build 14:
## tt_um_control_top
module tt_um_control_top #(
  parameter ADDRW = 24,
  parameter OPCODEW = 2,
  parameter REQ_QDEPTH = 4,
  parameter COMP_QDEPTH = 4
  ) (
    input  wire       ena,       
    input  wire       clk,       
    input  wire       rst_n,     
    input  wire [7:0] ui_in, 
    output wire [7:0] uo_out, 
    input  wire [7:0] uio_in,     
    output wire [7:0] uio_out, 
    output wire [7:0] uio_oe      
);
  wire [7:0] in_bus = ui_in | uio_in;
  wire mosi = in_bus[0];
  wire spi_clk = in_bus[1];
  wire cs_n = in_bus[2];
  wire bus_ready = in_bus[3];
  wire [2:0] ack_in = in_bus[6:4];   
  wire miso;
  wire [7:0] data_bus_out;
  wire data_bus_valid;
  wire [7:0] out_bus;
  assign out_bus[0] = miso;
  assign out_bus[6:1] = data_bus_out[6:1];
  assign out_bus[7] = data_bus_valid;
  assign uio_out = out_bus;
  assign uo_out = out_bus;
  assign uio_oe = 8'b0 & {8{&{1'b0, ena, in_bus[7], data_bus_out[7], data_bus_out[0], 
                              valid, serializer_err, curr_mode_top, counter_top}}};
  localparam AES_INSTRW = 3*ADDRW + OPCODEW;
  localparam SHA_INSTRW = 2*ADDRW + OPCODEW;
  wire valid;
  wire [OPCODEW-1:0] opcode;
  wire [ADDRW-1:0] key_addr;
  wire [ADDRW-1:0] text_addr;
  wire [ADDRW-1:0] dest_addr;
  ...
export LEC_CHECK = 0
export ABC_AREA = 1
export CAP_MARGIN = 20
export CORE_MARGIN = 2
export CORE_UTILIZATION = 71
export PLACE_DENSITY = 0.37
export SETUP_SLACK_MARGIN = 1.96
export SLEW_MARGIN = 20
export TNS_END_PERCENT = 15
create_clock -name core_clock -period 10.2 [get_ports {clk}]
run.sh (not shown) runs the stock make flow with config.mk's settings and CLKGATE_MAP_FILE=.
Here is what was changed in the inputs of build 48 compared with build 14.
# build 14
export LEC_CHECK = 0
export ABC_AREA = 1
export CAP_MARGIN = 20
export CORE_MARGIN = 2
export CORE_UTILIZATION = 71
export PLACE_DENSITY = 0.37
export SETUP_SLACK_MARGIN = 1.96
export SLEW_MARGIN = 20
export TNS_END_PERCENT = 15
create_clock -name core_clock -period 10.2 [get_ports {clk}]
# build 48
export LEC_CHECK = 0
export CAP_MARGIN = 20
export CORE_MARGIN = 2
export CORE_UTILIZATION = 65
export SLEW_MARGIN = 20
create_clock -name core_clock -period 4.49 [get_ports {clk}]
Notes after the runs:
Core utilization: build 48 lower than build 14. Max post-DP HPWL across build 48 and build 14: build 14. Between build 48 and build 14, the final area is higher for build 14. Routed wire in build 48 totals less than in build 14. Looking at multiplexer area fraction after synthesis, build 48 sits above build 14.
Here is what was changed in the inputs of build 64 compared with build 48.
# build 48
export LEC_CHECK = 0
export CAP_MARGIN = 20
export CORE_MARGIN = 2
export CORE_UTILIZATION = 65
export SLEW_MARGIN = 20
create_clock -name core_clock -period 4.49 [get_ports {clk}]
# build 64
export LEC_CHECK = 0
export CAP_MARGIN = 20
export CORE_MARGIN = 2
export CORE_UTILIZATION = 40
export SLEW_MARGIN = 20
create_clock -name core_clock -period 10.0 [get_ports {clk}]
Notes after the runs:
Run comparison: build 64 slowest library cell on the worst path ha_1; build 48 slowest library cell on the worst path a222oi_1. Comparing build 48 against build 64, there is no change at all in number of logic gates. Build 64 vs build 48 — routed wire length on met2 dropped slightly. For build 64, the class of the worst hold path was register to register, unlike build 48, where it was input port to async pin. Build 64 against build 48: share of the clock period used by the worst path after layout now smaller; fraction of power consumed by combinational cells now smaller; clock network fraction of total power picked up an extra 1.3 points; layout-stage area growth over the synthesis result went up.
Setup changes, build 64 to build 32
# build 64
export LEC_CHECK = 0
export CAP_MARGIN = 20
export CORE_MARGIN = 2
export CORE_UTILIZATION = 40
export SLEW_MARGIN = 20
create_clock -name core_clock -period 10.0 [get_ports {clk}]
# build 32
export LEC_CHECK = 0
export ABC_AREA = 1
export CAP_MARGIN = 15
export CELL_PAD_IN_SITES_DETAIL_PLACEMENT = 1
export CELL_PAD_IN_SITES_GLOBAL_PLACEMENT = 3
export CORE_ASPECT_RATIO = 1.63
export CORE_MARGIN = 2
export CORE_UTILIZATION = 20
export CTS_CLUSTER_SIZE = 98
export GPL_TIMING_DRIVEN = 0
export HOLD_SLACK_MARGIN = 0.19
export MAX_ROUTING_LAYER = met4
export PLACE_DENSITY_LB_ADDON = 0.3
export SLEW_MARGIN = 20
export TNS_END_PERCENT = 65
create_clock -name core_clock -period 10.0 [get_ports {clk}]
[summary]
Summary: with build 64 as the reference, total length of routed wires in build 32 moved up by more than half.
Build 32 — cell area after placement about 12% higher, build 64 as reference
Comparing utilization for build 64 and build 32, the smaller number came from build 32.
Sort build 64 and build 32 by wire length of the first global-routing pass asc -> top: build 64
Taking build 64 as the reference, in build 32 die span in y rose 84%; number of buffers and inverters on the critical path went up; worst hold slack was more or less identical.
Main logic family after synthesis = simple AND/OR/NAND/NOR gates: build 32; main logic family after synthesis = multiplexers: build 64


Setup of run A:
Starting RTL as in the previous note.
make LEC_CHECK=0 ABC_AREA=1 CAP_MARGIN=20 CELL_PAD_IN_SITES_DETAIL_PLACEMENT=1 CELL_PAD_IN_SITES_GLOBAL_PLACEMENT=3 CORE_ASPECT_RATIO=0.6 CORE_MARGIN=2 CORE_UTILIZATION=40 CTS_CLUSTER_SIZE=98 GPL_TIMING_DRIVEN=0 HOLD_SLACK_MARGIN=0.19 MAX_ROUTING_LAYER=met4 SETUP_SLACK_MARGIN=2.92 SLEW_MARGIN=20 TNS_END_PERCENT=65 finish   # period 10.0 ns
The flow did not stop early for run A: all stages ran, and the layout cleared the timing, DRC and antenna checks.
## Diff of input files: run B against run A
Settings: CORE_ASPECT_RATIO: 0.6 -> unset; CORE_UTILIZATION: 40 -> 8; CELL_PAD_IN_SITES_DETAIL_PLACEMENT: 1 -> unset; SETUP_SLACK_MARGIN: 2.92 -> unset; TNS_END_PERCENT: 65 -> unset; MAX_ROUTING_LAYER: met4 -> unset; HOLD_SLACK_MARGIN: 0.19 -> unset; GPL_TIMING_DRIVEN: 0 -> unset; CELL_PAD_IN_SITES_GLOBAL_PLACEMENT: 3 -> unset; CTS_CLUSTER_SIZE: 98 -> unset; ABC_AREA: 1 -> unset; the clock period (ns, I/O delays scaled along): 10.0 -> 14.7.
### Flow results
Of the two values seen for cell at the slowest stage of the critical path, sky130_fd_sc_hd__buf_1 was produced by run A and sky130_fd_sc_hd__ha_1 by run B. Run A → run B: total design power went down about 44%, basic-gate share of the synthesized area counting and, or, nand and nor cells shrank by 11 points, worst max-slew margin expressed relative to the limit went up by 11 points, share of the final layout cell area in sequential cells has decreased.
diff inputs: run B => run C
Settings: putting PLACE_DENSITY at 0.37 where nothing was set; swapping 8 for 71 in CORE_UTILIZATION; swapping 14.7 for 10.2 in the clock period (ns, I/O delays scaled along).
--- outcome ---
- Taking run B as 1.0, run C lands at 0.40 on cell count.
- Taking run B as the reference, in run C final worst slack shrank by 3.58 ns; combinational group share of total power grew by 0.2 points.
Relative to run C, the following input files were edited for run D:
Settings: PLACE_DENSITY no longer set, was 0.37; CORE_UTILIZATION now 56, was 71; the clock period (ns, I/O delays scaled along) now 3.31, was 10.2.
--- outcome ---
Run D -> stages 100% | layout checks FAIL | negative setup slack
Run C: all stages complete, timing, DRC and antenna checks passed
Compared run C against run D; final hold slack within noise.
Of run C and run D, the lower post-route fraction of the period consumed by the critical path belongs to run C.
Run D falls short of run C in peak supply drop.
Run D vs run C on first-pass GRT wire length: run D is the higher one.
Total power of run D is higher than that of run C.
Re antenna cell count: no difference whatsoever between run C and run D.
| clock skew | run D vs run C | ≈ equal |


rev 12:
tt_um_control_top again, from the RTL that the note above started with.
==> flow/design.v (excerpt) <==
module tt_um_control_top #(
  parameter ADDRW = 24,
  parameter OPCODEW = 2,
  parameter REQ_QDEPTH = 4,
  parameter COMP_QDEPTH = 4
  ) (
    input  wire       ena,       
    input  wire       clk,       
    input  wire       rst_n,     
    input  wire [7:0] ui_in, 
    output wire [7:0] uo_out, 
    input  wire [7:0] uio_in,     
    output wire [7:0] uio_out, 
    output wire [7:0] uio_oe      
);
  wire [7:0] in_bus = ui_in | uio_in;
  wire mosi = in_bus[0];
  wire spi_clk = in_bus[1];
  wire cs_n = in_bus[2];
  wire bus_ready = in_bus[3];
  wire [2:0] ack_in = in_bus[6:4];   
  wire miso;
  wire [7:0] data_bus_out;
  wire data_bus_valid;
  wire [7:0] out_bus;
  assign out_bus[0] = miso;
  assign out_bus[6:1] = data_bus_out[6:1];
  assign out_bus[7] = data_bus_valid;
  assign uio_out = out_bus;
  assign uo_out = out_bus;
  assign uio_oe = 8'b0 & {8{&{1'b0, ena, in_bus[7], data_bus_out[7], data_bus_out[0], 
                              valid, serializer_err, curr_mode_top, counter_top}}};
  localparam AES_INSTRW = 3*ADDRW + OPCODEW;
  localparam SHA_INSTRW = 2*ADDRW + OPCODEW;
  wire valid;
  wire [OPCODEW-1:0] opcode;
  wire [ADDRW-1:0] key_addr;
  wire [ADDRW-1:0] text_addr;
  wire [ADDRW-1:0] dest_addr;
  wire req_q_valid;
  deserializer #(.ADDRW(ADDRW), .OPCODEW(OPCODEW)) 
  deserializer_inst(.clk(clk), .rst_n(rst_n), .spi_clk(spi_clk), .mosi(mosi), .cs_n(cs_n), 
                    .aes_ready_in(aes_queue_ready), .sha_ready_in(sha_queue_ready), 
  ...
Settings: LEC_CHECK=0, ABC_AREA=1, CAP_MARGIN=20, CORE_ASPECT_RATIO=0.9, CORE_MARGIN=2, CORE_UTILIZATION=72, CTS_CLUSTER_SIZE=14, HOLD_SLACK_MARGIN=-0.1, PLACE_DENSITY_LB_ADDON=0.03, SETUP_SLACK_MARGIN=0.88, SLEW_MARGIN=20; clock period 3.26 ns.
The following lists how rev 13 was set up differently from rev 12:
- SETUP_SLACK_MARGIN removed (was 0.88)
- CORE_ASPECT_RATIO removed (was 0.9)
- HOLD_SLACK_MARGIN removed (was -0.1)
- PLACE_DENSITY_LB_ADDON changed from 0.03 to 0.02
- CTS_CLUSTER_SIZE removed (was 14)
- the clock period (ns, I/O delays scaled along) changed from 3.26 to 5.48
--- outcome ---
Summary: clock skew, rev 13 better than rev 12
Sequential share of layout area, rev 12 and rev 13: higher on rev 13
Utilization (rev 13 over rev 12): decrease, 1.4 points
Rev 13 ended with more number of filler instances in the final layout than rev 12.
Number of hold buffers added after cts sits lower in rev 13 than in rev 12.


tt_um_control_top again, from the RTL that the note above started with.
## tt_um_control_top
module tt_um_control_top #(
  parameter ADDRW = 24,
  parameter OPCODEW = 2,
  parameter REQ_QDEPTH = 4,
  parameter COMP_QDEPTH = 4
  ) (
    input  wire       ena,       
    input  wire       clk,       
    input  wire       rst_n,     
    input  wire [7:0] ui_in, 
    output wire [7:0] uo_out, 
    input  wire [7:0] uio_in,     
    output wire [7:0] uio_out, 
    output wire [7:0] uio_oe      
);
  wire [7:0] in_bus = ui_in | uio_in;
  wire mosi = in_bus[0];
  wire spi_clk = in_bus[1];
  wire cs_n = in_bus[2];
  wire bus_ready = in_bus[3];
  wire [2:0] ack_in = in_bus[6:4];   
  wire miso;
  wire [7:0] data_bus_out;
  wire data_bus_valid;
  wire [7:0] out_bus;
  assign out_bus[0] = miso;
  assign out_bus[6:1] = data_bus_out[6:1];
  assign out_bus[7] = data_bus_valid;
  assign uio_out = out_bus;
  assign uo_out = out_bus;
  assign uio_oe = 8'b0 & {8{&{1'b0, ena, in_bus[7], data_bus_out[7], data_bus_out[0], 
  ...
export LEC_CHECK = 0
export ABC_AREA = 1
export CAP_MARGIN = 20
export CORE_ASPECT_RATIO = 0.51
export CORE_MARGIN = 2
export CORE_UTILIZATION = 71
export CTS_CLUSTER_DIAMETER = 236
export HOLD_SLACK_MARGIN = -0.08
export PLACE_DENSITY_LB_ADDON = 0.3
export SETUP_SLACK_MARGIN = 0.18
export SLEW_MARGIN = 20
create_clock -name core_clock -period 5.75 [get_ports {clk}]
Next try:
- ABC_AREA: 1 -> unset
- CORE_ASPECT_RATIO: 0.51 -> unset
- CORE_UTILIZATION: 71 -> 37
- CTS_CLUSTER_DIAMETER: 236 -> unset
- HOLD_SLACK_MARGIN: -0.08 -> unset
- PLACE_DENSITY_LB_ADDON: 0.3 -> unset
- SETUP_SLACK_MARGIN: 0.18 -> unset
- clock period: 5.75 -> 5.86 ns (I/O delays scaled with it)
Effect:
- The changed run went through all stages and came out clean
- final area stays flat
- combinational power came out lower by about 37%
- sequential share of layout area hardly moves
- setup slack improved by 120 ps
- die size is higher by about 80%
- power falls by about 10%
Next try:
- ABC_AREA: unset -> 1
- CORE_UTILIZATION: 37 -> 72
- CTS_CLUSTER_DIAMETER: unset -> 225
- clock period: 5.86 -> 3.31 ns (I/O delays scaled with it)
Outcome: First-iteration DRC count rose by 46%; setup slack got worse by 690 ps; non-clock buffer count rose by 50; clock skew fell by 3.4 ps; power rose by about 100%; synthesized cell count rose by 55%; count of clock-buffer cells in the layout fell by 3; synthesized area rose by 4.6%.
Next try:
- CORE_UTILIZATION: 72 -> 58
- CTS_CLUSTER_DIAMETER: 225 -> unset
- PLACE_DENSITY_LB_ADDON: unset -> 0.14
- clock period: 3.31 -> 5.88 ns (I/O delays scaled with it)
Cell count goes up by about 3%; die size climbs by about 24%; total power went down by about 43%; routed wire length goes up by about 2%; synthesized area is unchanged; clock skew climbs by 6.7 ps; worst setup slack gains 640 ps; sequential share of layout area hardly moves; sequential power came out lower by 44%; critical path depth decreases by 2; design area barely changes.


tt_um_control_top again, from the RTL that the note above started with.
make LEC_CHECK=0 ABC_AREA=1 CAP_MARGIN=20 CELL_PAD_IN_SITES_DETAIL_PLACEMENT=1 CORE_ASPECT_RATIO=0.6 CORE_MARGIN=2 CORE_UTILIZATION=40 CTS_CLUSTER_SIZE=98 HOLD_SLACK_MARGIN=0.19 SLEW_MARGIN=20 TNS_END_PERCENT=75 finish   # period 10.0 ns
Next try:
==> flow/config.mk (replaced) <==
export PLATFORM = sky130hd
export DESIGN_NAME = tt_um_control_top
export DESIGN_NICKNAME = tt_um_control_top
export VERILOG_FILES = /design/flow/design.v
export SDC_FILE = /design/flow/constraint.sdc
export NUM_CORES = 4
export LEC_CHECK = 0
export ABC_AREA = 1
export CAP_MARGIN = 20
export CORE_MARGIN = 2
export CORE_UTILIZATION = 72
export SETUP_SLACK_MARGIN = 0.31
export SLEW_MARGIN = 20
==> flow/constraint.sdc (replaced) <==
create_clock -name core_clock -period 3.27 [get_ports {clk}]
set_input_delay 0.6540 -clock core_clock [delete_from_list [all_inputs] [get_ports {clk}]]
set_output_delay 0.6540 -clock core_clock [all_outputs]
set_load 0.01 [all_outputs]
Result: Setup slack loses 3.5 ns. Via count decreases by 4.2%. Non-clock buffer count climbs by 61.
Next try:
--- a/flow/config.mk
+++ b/flow/config.mk
@@ -9,5 +9,4 @@
 export CAP_MARGIN = 20
 export CORE_MARGIN = 2
-export CORE_UTILIZATION = 72
-export SETUP_SLACK_MARGIN = 0.31
+export CORE_UTILIZATION = 71
 export SLEW_MARGIN = 20
==> flow/constraint.sdc (replaced) <==
create_clock -name core_clock -period 4.64 [get_ports {clk}]
set_input_delay 0.9280 -clock core_clock [delete_from_list [all_inputs] [get_ports {clk}]]
set_output_delay 0.9280 -clock core_clock [all_outputs]
set_load 0.01 [all_outputs]
Design area went down slightly. Via count is about the same. Sequential cell count stays the same. Register-to-register slack gains 1.2 ns. Total power went down by a quarter to a third. Clock power went down by a quarter to a third.
Next try:
--- a/flow/config.mk
+++ b/flow/config.mk
@@ -6,7 +6,6 @@
 export NUM_CORES = 4
 export LEC_CHECK = 0
-export ABC_AREA = 1
 export CAP_MARGIN = 20
 export CORE_MARGIN = 2
-export CORE_UTILIZATION = 71
+export CORE_UTILIZATION = 40
 export SLEW_MARGIN = 20
==> flow/constraint.sdc (replaced) <==
create_clock -name core_clock -period 5.86 [get_ports {clk}]
set_input_delay 1.1720 -clock core_clock [delete_from_list [all_inputs] [get_ports {clk}]]
set_output_delay 1.1720 -clock core_clock [all_outputs]
set_load 0.01 [all_outputs]
After rerunning: The new run produced a clean layout. Setup slack is better by 0.46 ns. Power is lower by 31%. Clock power is lower by 20%. Area after synthesis is lower by 4.4%. First-iteration DRC count is lower by 32%.
Power figures rest on the tool's default switching activity, not on a simulated workload.
